== violet ==
==> flow/design.v (excerpt) <==
module cache(
    input  wire         clk,
    input  wire         resetn,
    input  wire         valid,
    input  wire         op,
    input  wire [ 2: 0] index,
    input  wire [24: 0] tag,
    input  wire [ 3: 0] offset,
    input  wire [ 3: 0] wstrb,
    input  wire [31: 0] wdata,
    output wire         addr_ok,
    output wire         data_ok,
    output wire [31: 0] rdata,
    output wire         rd_req,
    output wire [ 2: 0] rd_type,
    output wire [31: 0] rd_addr,
    input  wire         rd_rdy,
    input  wire         ret_valid,
    input  wire         ret_last,
    input  wire [31: 0] ret_data,
    output wire         wr_req,
    output wire [ 2: 0] wr_type,
    output wire [31: 0] wr_addr,
    output wire [ 3: 0] wr_wstrb,
    output wire [127:0] wr_data,
    input  wire         wr_rdy
);
clock: 7.7 ns
lec_check: 0
cap_margin: 25
cell_pad_in_sites_detail_placement: 1
core_margin: 3
core_utilization: 40
cts_cluster_diameter: 191
gpl_timing_driven: 0
min_routing_layer: met1
place_density_lb_addon: 0.29
slew_margin: 20
tns_end_percent: 55
run.sh (not shown) runs the stock make flow with config.mk's settings and CLKGATE_MAP_FILE=.
violet went all the way through the flow, and no timing, DRC or antenna check failed.
The inputs of yarrow differ from those of violet as listed below.
Settings: CORE_UTILIZATION: 40 -> 64; CELL_PAD_IN_SITES_DETAIL_PLACEMENT: 1 -> unset; TNS_END_PERCENT: 55 -> unset; MIN_ROUTING_LAYER: met1 -> unset; PLACE_DENSITY_LB_ADDON: 0.29 -> unset; CTS_CLUSTER_DIAMETER: 191 -> unset; CORE_MARGIN: 3 -> 2; CAP_MARGIN: 25 -> 20; GPL_TIMING_DRIVEN: 0 -> unset; the clock period (ns, I/O delays scaled along): 7.7 -> 6.55.
==> results <==
- Routed wire in yarrow totals less than in violet.
- violet → yarrow: worst setup slack -19 ps, required arrival time at the worst endpoint -920 ps, chip height -about 20%, design area -3300 µm², detailed-route wire length per cell -about 4%.
Here is what was changed in the inputs of amber compared with yarrow.
Settings: HOLD_SLACK_MARGIN now -0.1, previously not set; CORE_UTILIZATION now 72, was 64; CTS_CLUSTER_SIZE now 53, previously not set; PLACE_DENSITY now 0.64, previously not set; the clock period (ns, I/O delays scaled along) now 5.54, was 6.55.
Results
- Both conditions hold for yarrow: the flow ran to the end and the final layout passed the timing, design-rule and antenna checks.
- The layout from amber, despite a flow that completed every stage, fails the layout checks, with the failing checks listed as setup timing.
- Per the comparison of amber with yarrow, met3 capacity usage during global routing shows an increase of 7.7 points, critical path depth shows a reduction of 9, die outline area shows a reduction of 19000 µm².
- Looking at number of antenna violations at the first check in global routing across yarrow and amber, the one that comes out lower is yarrow.
- Higher mean routed wirelength per cell goes to amber over yarrow.
- Setup slack in amber is smaller than in yarrow.
- yarrow → amber: internal power now sits higher, met2 layer wire length in the routed design moved up.
### amber -> zinc
Settings: PLACE_DENSITY: 0.64 -> unset; CTS_CLUSTER_DIAMETER: unset -> 317; TNS_END_PERCENT: unset -> 5; CTS_CLUSTER_SIZE: 53 -> 25; SETUP_SLACK_MARGIN: unset -> 1.15; HOLD_SLACK_MARGIN: -0.1 -> unset; CORE_UTILIZATION: 72 -> 70; the clock period (ns, I/O delays scaled along): 5.54 -> 4.29.
Results
Of amber and zinc, none finishes clean.
In zinc the implementation ran to completion but is not tape-out ready, as the final checks report setup timing.
Nothing crashed in amber and all stages finished; the problem is that the final layout failed, the offending checks being setup timing.
Relative to amber, the clock share of power of zinc is lower by 12 points.
Going from amber to zinc, the buffers inserted during post-CTS setup optimization was found to have gone up by about 50%.
Compared with amber, zinc shows via-per-instance ratio lower by about 4%.
Async set or reset register ratio after synthesis: zinc vs amber identical
The number of levels the H-tree was split into number comes out lower for zinc vs amber.
zinc against amber: growth of design area from synthesis to finish grew by 0.51 points, met2 layer usage reported by global route shrank by 5.8 points.
Relative to zinc, the following input files were edited for willow:
Settings: TNS_END_PERCENT no longer set, was 5; CTS_CLUSTER_DIAMETER no longer set, was 317; CTS_CLUSTER_SIZE no longer set, was 25; CORE_UTILIZATION now 40, was 70; SETUP_SLACK_MARGIN no longer set, was 1.15; the clock period (ns, I/O delays scaled along) now 8.14, was 4.29.
==> comparison <==
[willow] clock power fell about 3% relative to zinc. willow vs zinc — final RePlAce weighted congestion dropped about 3.6%. willow vs zinc: placed wire-length estimate up slightly. willow: PASS, flow complete, no timing, DRC or antenna violations. zinc → willow: logic depth of the worst setup path including buffers fell by 7; pin slew with the least headroom to its limit shrank by 48 ps; fraction of the cycle the final worst path needs -24 points.


Starting RTL as in the previous note.
// cache
module cache(
    input  wire         clk,
    input  wire         resetn,
    input  wire         valid,
    input  wire         op,
    input  wire [ 2: 0] index,
    input  wire [24: 0] tag,
    input  wire [ 3: 0] offset,
    input  wire [ 3: 0] wstrb,
    input  wire [31: 0] wdata,
    output wire         addr_ok,
    output wire         data_ok,
    output wire [31: 0] rdata,
    output wire         rd_req,
    output wire [ 2: 0] rd_type,
    output wire [31: 0] rd_addr,
    input  wire         rd_rdy,
    input  wire         ret_valid,
    input  wire         ret_last,
    input  wire [31: 0] ret_data,
    output wire         wr_req,
    output wire [ 2: 0] wr_type,
    output wire [31: 0] wr_addr,
    output wire [ 3: 0] wr_wstrb,
    output wire [127:0] wr_data,
    input  wire         wr_rdy
);
Settings: LEC_CHECK=0, CAP_MARGIN=20, CORE_MARGIN=2, CORE_UTILIZATION=72, CTS_CLUSTER_DIAMETER=26, CTS_CLUSTER_SIZE=21, SETUP_SLACK_MARGIN=1.13, SLEW_MARGIN=20; clock period 4.23 ns.
The starting point stopped in clock tree synthesis (4_1_cts) on DPL-0033.
Change:
- CTS_CLUSTER_DIAMETER: 26 -> not set
- CTS_CLUSTER_SIZE: 21 -> 32
- PLACE_DENSITY: not set -> 0.64
- SETUP_SLACK_MARGIN: 1.13 -> 1.65
- clock period: 4.23 -> 5.54 ns (I/O delays scaled with it)
What happened: With this change the flow did not get past global routing (5_1_grt); area after synthesis stays the same; synthesized cell count stays the same; die size does not change.
Change:
- CORE_MARGIN: 2 -> 8
- CORE_UTILIZATION: 72 -> 15
- CTS_CLUSTER_SIZE: 32 -> not set
- GPL_ROUTABILITY_DRIVEN: not set -> 0
- GPL_TIMING_DRIVEN: not set -> 0
- HOLD_SLACK_MARGIN: not set -> 0.08
- MAX_ROUTING_LAYER: not set -> met4
- PLACE_DENSITY: 0.64 -> not set
- PLACE_DENSITY_LB_ADDON: not set -> 0.07
- SETUP_SLACK_MARGIN: 1.65 -> 2.34
- clock period: 5.54 -> 9.13 ns (I/O delays scaled with it)
Outcome:
- The new run completed without violations
- area after synthesis stays the same
- synthesized cell count does not change
- die size goes up to 4.9 times its value


Starting RTL as in the previous note.
clock: 4.86 ns
lec_check: 0
abc_area: 0
cap_margin: 5
cell_pad_in_sites_detail_placement: 0
cell_pad_in_sites_global_placement: 0
core_margin: 9
core_utilization: 62
cts_cluster_size: 74
gpl_timing_driven: 0
hold_slack_margin: 0.17
max_routing_layer: met5
min_routing_layer: met1
place_density_lb_addon: 0.06
setup_slack_margin: 0.03
slew_margin: 25
tns_end_percent: 55
The first run finished but failed the layout checks on setup timing.
Change:
==> flow/config.mk (replaced) <==
export PLATFORM = sky130hd
export DESIGN_NAME = cache
export DESIGN_NICKNAME = cache
export VERILOG_FILES = /design/flow/design.v
export SDC_FILE = /design/flow/constraint.sdc
export NUM_CORES = 4
export LEC_CHECK = 0
export CAP_MARGIN = 20
export CELL_PAD_IN_SITES_DETAIL_PLACEMENT = 2
export CORE_MARGIN = 2
export CORE_UTILIZATION = 40
export GPL_TIMING_DRIVEN = 1
export MIN_ROUTING_LAYER = met1
export SLEW_MARGIN = 20
==> flow/constraint.sdc (replaced) <==
create_clock -name core_clock -period 8.0 [get_ports {clk}]
set_input_delay 1.6000 -clock core_clock [delete_from_list [all_inputs] [get_ports {clk}]]
set_output_delay 1.6000 -clock core_clock [all_outputs]
set_load 0.01 [all_outputs]
After rerunning: With this change the flow completed with no timing, DRC or antenna violations; non-clock buffer count went down by 238; total power falls by 38%; worst hold slack degrades by 0.044 ns; final cell count goes up by 11%; routed wire length grows by 24%; area after synthesis stays the same; register-to-register slack gains 2.0 ns.
Change:
==> flow/config.mk (replaced) <==
export PLATFORM = sky130hd
export DESIGN_NAME = cache
export DESIGN_NICKNAME = cache
export VERILOG_FILES = /design/flow/design.v
export SDC_FILE = /design/flow/constraint.sdc
export NUM_CORES = 4
export LEC_CHECK = 0
export CAP_MARGIN = 25
export CELL_PAD_IN_SITES_DETAIL_PLACEMENT = 1
export CORE_MARGIN = 2
export CORE_UTILIZATION = 40
export CTS_CLUSTER_DIAMETER = 107
export GPL_TIMING_DRIVEN = 0
export PLACE_DENSITY_LB_ADDON = 0.03
export SLEW_MARGIN = 20
==> flow/constraint.sdc (replaced) <==
create_clock -name core_clock -period 4.44 [get_ports {clk}]
set_input_delay 0.8880 -clock core_clock [delete_from_list [all_inputs] [get_ports {clk}]]
set_output_delay 0.8880 -clock core_clock [all_outputs]
set_load 0.01 [all_outputs]
After rerunning: The changed run completed and failed the layout checks on setup timing. Via count goes down by 6.2%. Final area goes up by 6.4%. Sequential share of layout area goes down by 3.6 points. Flip-flop count is unchanged. Core utilization goes up by 3.1 points. Combinational power goes up by 120%. Count of clock-buffer cells in the layout goes up by 15.
Change:
==> flow/config.mk (replaced) <==
export PLATFORM = sky130hd
export DESIGN_NAME = cache
export DESIGN_NICKNAME = cache
export VERILOG_FILES = /design/flow/design.v
export SDC_FILE = /design/flow/constraint.sdc
export NUM_CORES = 4
export LEC_CHECK = 0
export CAP_MARGIN = 20
export CORE_MARGIN = 2
export CORE_UTILIZATION = 70
export CTS_CLUSTER_SIZE = 25
export HOLD_SLACK_MARGIN = 0.3
export SETUP_SLACK_MARGIN = 1.15
export SLEW_MARGIN = 20
==> flow/constraint.sdc (replaced) <==
create_clock -name core_clock -period 4.29 [get_ports {clk}]
set_input_delay 0.8580 -clock core_clock [delete_from_list [all_inputs] [get_ports {clk}]]
set_output_delay 0.8580 -clock core_clock [all_outputs]
set_load 0.01 [all_outputs]
The new run reached the layout checks and failed them: setup timing.
Synthesized area stays the same.
Routed wire length shrinks by about 13%.
Final cell count shrinks by 14%.
Final area shrinks by 2.3%.
Via count grows by 4.7%.
Synthesized cell count does not change.
Global-route usage grows by 16 points.
Total power is about the same.
Hold slack is worse by 0.013 ns.
First-iteration DRC count grows by about 40%.
Change:
--- a/flow/config.mk
+++ b/flow/config.mk
@@ -8,7 +8,9 @@
 export CAP_MARGIN = 20
+export CORE_ASPECT_RATIO = 0.88
 export CORE_MARGIN = 2
 export CORE_UTILIZATION = 70
-export CTS_CLUSTER_SIZE = 25
+export CTS_CLUSTER_SIZE = 21
 export HOLD_SLACK_MARGIN = 0.3
-export SETUP_SLACK_MARGIN = 1.15
+export SETUP_SLACK_MARGIN = 1.14
 export SLEW_MARGIN = 20
+export TNS_END_PERCENT = 5
==> flow/constraint.sdc (replaced) <==
create_clock -name core_clock -period 4.24 [get_ports {clk}]
set_input_delay 0.8480 -clock core_clock [delete_from_list [all_inputs] [get_ports {clk}]]
set_output_delay 0.8480 -clock core_clock [all_outputs]
set_load 0.01 [all_outputs]
Effect:
- The changed run produced a layout that fails on setup timing
- count of clock-buffer cells in the layout fell by 82
- register-to-register slack loses 0.15 ns
- die area stays flat
- flip-flop count does not change
- non-clock buffer count rose by 93
Change:
==> flow/config.mk (replaced) <==
export PLATFORM = sky130hd
export DESIGN_NAME = cache
export DESIGN_NICKNAME = cache
export VERILOG_FILES = /design/flow/design.v
export SDC_FILE = /design/flow/constraint.sdc
export NUM_CORES = 4
export LEC_CHECK = 0
export ABC_AREA = 1
export CAP_MARGIN = 35
export CELL_PAD_IN_SITES_DETAIL_PLACEMENT = 2
export CORE_MARGIN = 2
export CORE_UTILIZATION = 40
export CTS_CLUSTER_SIZE = 13
export GPL_TIMING_DRIVEN = 1
export HOLD_SLACK_MARGIN = 0.3
export MIN_ROUTING_LAYER = met1
export SETUP_SLACK_MARGIN = 0.76
export SLEW_MARGIN = 20
==> flow/constraint.sdc (replaced) <==
create_clock -name core_clock -period 4.4 [get_ports {clk}]
set_input_delay 0.8800 -clock core_clock [delete_from_list [all_inputs] [get_ports {clk}]]
set_output_delay 0.8800 -clock core_clock [all_outputs]
set_load 0.01 [all_outputs]
This time the run died in 5_1_grt; synthesized cell count grows by about 70%; die area rose by 78%; synthesized area goes up by 2.3%.
No activity file was given, so power comes from the tool's default toggle rates.
